## attitude_estimation
module attitude_estimation(
    input clk,
    input reset,
    output SCLK,
    output MOSI,
    input  MISO_G,
    output SS_G,
    input  MISO_A,
    output SS_A,
    output [15:0] gyro_x,
    output [15:0] gyro_y,
    output [15:0] accl_x,
    output [15:0] accl_y,
    output [15:0] accl_z
    );
Size: roughly 88 I/O pins, ~0.040 mm² of cells after synthesis.
clock: 11.2 ns
lec_check: 0
abc_area: 0
cap_margin: 20
core_margin: 2
core_utilization: 72
gpl_routability_driven: 1
gpl_timing_driven: 1
max_routing_layer: met4
place_density_lb_addon: 0.0
slew_margin: 20
tns_end_percent: 40
run.sh (not shown) runs the stock make flow with config.mk's settings and CLKGATE_MAP_FILE=.
The first run ran to the end with violations: setup timing.
Next try:
ABC_AREA = not set   (was 0)
GPL_ROUTABILITY_DRIVEN = not set   (was 1)
GPL_TIMING_DRIVEN = not set   (was 1)
SETUP_SLACK_MARGIN = 3.19   (was not set)
TNS_END_PERCENT = not set   (was 40)
clock period = 10.8 ns   (was 11.2 ns; I/O delays follow)
After rerunning: This time the run never finished: it broke off in 5_1_grt. Die area is unchanged. Synthesized cell count stays the same. Synthesized area stays the same.


attitude_estimation again, from the RTL that the note above started with.
## attitude_estimation
module attitude_estimation(
    input clk,
    input reset,
    output SCLK,
    output MOSI,
    input  MISO_G,
    output SS_G,
    input  MISO_A,
    output SS_A,
    output [15:0] gyro_x,
    output [15:0] gyro_y,
    output [15:0] accl_x,
    output [15:0] accl_y,
    output [15:0] accl_z
    );
export LEC_CHECK = 0
export CAP_MARGIN = 20
export CORE_MARGIN = 2
export CORE_UTILIZATION = 72
export MAX_ROUTING_LAYER = met4
export PLACE_DENSITY = 0.35
export SETUP_SLACK_MARGIN = 3.19
export SLEW_MARGIN = 20
create_clock -name core_clock -period 10.8 [get_ports {clk}]
The baseline failed in global routing.
Then changed:
Settings changed: CORE_UTILIZATION 72 to 26, MAX_ROUTING_LAYER met4 to not set, PLACE_DENSITY 0.35 to not set, SETUP_SLACK_MARGIN 3.19 to not set.
Clock period 10.8 ns to 14.6 ns, I/O delays scaled along.
Outcome: The new run finished with timing, DRC and antenna clean. Die size grows to 2.7 times its value. Synthesized area is unchanged. Synthesized cell count does not change.
Then changed:
Settings changed: CORE_UTILIZATION 26 to 65, GPL_ROUTABILITY_DRIVEN set to 0, GPL_TIMING_DRIVEN set to 1, HOLD_SLACK_MARGIN set to 0.1.
Clock period 14.6 ns to 16.0 ns, I/O delays scaled along.
Result:
- final area fell by about 3.6%
- non-clock buffer count fell by 13
- fmax fell by about 3.4%
- total power fell by 7.6%
Then changed:
Settings changed: GPL_ROUTABILITY_DRIVEN 0 to not set, GPL_TIMING_DRIVEN 1 to not set, HOLD_SLACK_MARGIN 0.1 to not set, MAX_ROUTING_LAYER set to met4.
Clock period 16.0 ns to 10.8 ns, I/O delays scaled along.
Outcome: The changed run produced a layout that fails on setup timing; hold slack gets worse by 0.0049 ns; worst setup slack gets worse by 2.5 ns; non-clock buffer count is higher by 652; die area is unchanged; design area is higher by 19%; final cell count is higher by 12%; synthesized area does not change; total power is higher by 51%; register-to-register slack gets worse by 2.5 ns.
Then changed:
Settings changed: CORE_UTILIZATION 65 to 72, CTS_CLUSTER_DIAMETER set to 291, PLACE_DENSITY set to 0.66.
Result: The changed run completed and failed the layout checks on capacitance limit, slew limit, setup timing. Cell area goes up by 1.4%. Die size goes down by about 10%. First-iteration DRC count goes up to 4.1 times its value. Non-clock buffer count goes up by 12. Maximum frequency goes down by 19%.


Starting RTL as in the previous note.
Settings: LEC_CHECK=0, ABC_AREA=1, CAP_MARGIN=10, CELL_PAD_IN_SITES_DETAIL_PLACEMENT=2, CORE_ASPECT_RATIO=1.18, CORE_MARGIN=6, CORE_UTILIZATION=37, CTS_CLUSTER_SIZE=23, GPL_ROUTABILITY_DRIVEN=1, GPL_TIMING_DRIVEN=1, HOLD_SLACK_MARGIN=0.22, MAX_ROUTING_LAYER=met4, SLEW_MARGIN=20, TNS_END_PERCENT=40; clock period 10.2 ns.
The baseline did not get past clock tree synthesis, error DPL-0033.
Edit:
ABC_AREA = not set   (was 1)
CAP_MARGIN = 20   (was 10)
CELL_PAD_IN_SITES_DETAIL_PLACEMENT = not set   (was 2)
CORE_ASPECT_RATIO = not set   (was 1.18)
CORE_MARGIN = 2   (was 6)
CORE_UTILIZATION = 10   (was 37)
CTS_CLUSTER_SIZE = not set   (was 23)
GPL_ROUTABILITY_DRIVEN = not set   (was 1)
GPL_TIMING_DRIVEN = not set   (was 1)
HOLD_SLACK_MARGIN = not set   (was 0.22)
MAX_ROUTING_LAYER = not set   (was met4)
TNS_END_PERCENT = not set   (was 40)
clock period = 22.1 ns   (was 10.2 ns; I/O delays follow)
Effect: The new run finished with timing, DRC and antenna clean; die area went up to 3.3 times its value; synthesized area went down by a few percent; synthesized cell count went down by a quarter to a third.


== job 3203 ==
Starting RTL as in the previous note.
export LEC_CHECK = 0
export ABC_AREA = 0
export CAP_MARGIN = 10
export CELL_PAD_IN_SITES_DETAIL_PLACEMENT = 0
export CORE_ASPECT_RATIO = 1.52
export CORE_MARGIN = 6
export CORE_UTILIZATION = 37
export CTS_CLUSTER_SIZE = 23
export GPL_ROUTABILITY_DRIVEN = 1
export GPL_TIMING_DRIVEN = 1
export HOLD_SLACK_MARGIN = 0.22
export MAX_ROUTING_LAYER = met5
export MIN_ROUTING_LAYER = met2
export SETUP_SLACK_MARGIN = 0.46
export SLEW_MARGIN = 20
export TNS_END_PERCENT = 15
create_clock -name core_clock -period 10.2 [get_ports {clk}]
Although job 3203 finished all stages, its layout failed final checks on negative setup slack.
[inputs] job 8379 vs job 3203
- removing CTS_CLUSTER_SIZE (formerly 23)
- changing CORE_UTILIZATION from 37 to 70
- removing HOLD_SLACK_MARGIN (formerly 0.22)
- removing CELL_PAD_IN_SITES_DETAIL_PLACEMENT (formerly 0)
- changing TNS_END_PERCENT from 15 to 40
- changing MAX_ROUTING_LAYER from met5 to met4
- removing MIN_ROUTING_LAYER (formerly met2)
- changing CAP_MARGIN from 10 to 20
- removing SETUP_SLACK_MARGIN (formerly 0.46)
- changing CORE_MARGIN from 6 to 2
- changing CORE_ASPECT_RATIO from 1.52 to 1.04
- changing the clock period (ns, I/O delays scaled along) from 10.2 to 15.1
Notes after the runs:
Job 8379 closes out successfully: all stages finished, all timing, DRC and antenna checks passed.
Job 3203 -> stages 100% | layout checks FAIL | negative setup slack
Compared with job 3203, job 8379 has extra setup slack.
On fraction of area in clock buffers and inverters, job 3203 tracks job 8379 almost exactly.
Looking at critical-path cell with the highest stage delay, the dfxtp_2 result is from job 8379; the fa_2 one comes from job 3203.
Job 8379: area growth from synthesis to layout lower than job 3203
> inputs changed (job 8379 -> job 9223)
- clearing CORE_ASPECT_RATIO, which used to be 1.04
- swapping 40 for 5 in TNS_END_PERCENT
- swapping 70 for 58 in CORE_UTILIZATION
- putting SETUP_SLACK_MARGIN at 2.38 where nothing was set
- swapping 15.1 for 9.39 in the clock period (ns, I/O delays scaled along)
[summary]
Apart from job 9223, each of job 8379 and job 9223 ends the flow with a layout that passes the timing, DRC and antenna checks. STATUS cell area: job 9223 loses against job 8379. CTS buffer count was lower in the run labelled job 8379. | insertion delay of the later-clocked pin in the worst-skew pair | job 9223 vs job 8379 | 40 ps higher |. Any difference in final-layout clock-cell area share between job 8379 and job 9223 is small enough to ignore. Taking job 8379 as the reference point, the global-route usage of job 9223 falls by 0.33 points. Relative to job 8379, final total power increased by 73% in job 9223. [job 9223 vs job 8379] switching power: higher in job 9223. Job 9223 vs job 8379: total wire length after detailed routing up by more than 10%. Comparing job 8379 and job 9223, the higher arrival time of data at the critical path endpoint was measured on job 8379.
Inputs modified between job 9223 and job 9595:
- GPL_ROUTABILITY_DRIVEN removed (was 1)
- GPL_TIMING_DRIVEN removed (was 1)
- TNS_END_PERCENT removed (was 5)
- ABC_AREA removed (was 0)
- CORE_UTILIZATION changed from 58 to 40
- MAX_ROUTING_LAYER removed (was met4)
- SETUP_SLACK_MARGIN removed (was 2.38)
- the clock period (ns, I/O delays scaled along) changed from 9.39 to 25.0
Findings:
Having completed the whole flow, job 9595 delivered a layout that passed the timing, DRC and antenna checks.
The final critical-path required period of job 9595 exceeds that of job 9223 by 2880 ps.
Reported for job 9223 and job 9595, max capacitance violation total turned out identical to the last digit.
Job 9595 reports a higher actual slew at the worst max-slew pin than job 9223 does.
Relative to job 9223, job 9595 degrades worst hold slack.
Measured against each other, job 9223 and job 9595 differ in final cell count without fillers, the higher figure coming from job 9223.
Count of buffers added by post-CTS timing repair for setup ended up 26 lower on job 9595 than on job 9223.
For critical path depth, dividing the value from job 9595 by the value from job 9223 gives 1.08.
> inputs changed (job 9595 -> job 3363)
- CORE_UTILIZATION: 40 -> 70
- PLACE_DENSITY_LB_ADDON: unset -> 0.0
- the clock period (ns, I/O delays scaled along): 25.0 -> 11.0
Notes after the runs:
- Job 3363: complete, dirty (negative setup slack)
- Core utilization: job 3363 higher than job 9595
- Going from job 9595 to job 3363, the die area was shrunk.
- Max number of global-route vias before repair across job 3363 and job 9595: job 3363
- For job 3363, the highest metal layer used by the detailed router was met4, unlike job 9595, where it was met5.
- Delta(length of routed wiring on met1, job 3363 - job 9595) > 0
- Job 3363 ends up with a highest net fanout along the worst path that is 14 lower than in job 9595.
- The net switching fraction of the power reported for job 3363 is greater than that of job 9595 by 0.41 points.
What job 5309 does differently from job 3363 at the input level:
- setting SETUP_SLACK_MARGIN to 1.36 for the first time
- removing PLACE_DENSITY_LB_ADDON (formerly 0.0)
- changing CORE_UTILIZATION from 70 to 72
- changing the clock period (ns, I/O delays scaled along) from 11.0 to 5.42
Findings:
Job 5309 | ERROR | 4_1_cts. | placed instance area | job 5309 vs job 3363 | 0.0068 sq mm higher |. Compared with job 3363, in job 5309 final RePlAce weighted congestion has increased; floorplan die area has decreased; number of standard-cell rows in the floorplan has decreased.
Power figures rest on the tool's default switching activity, not on a simulated workload.
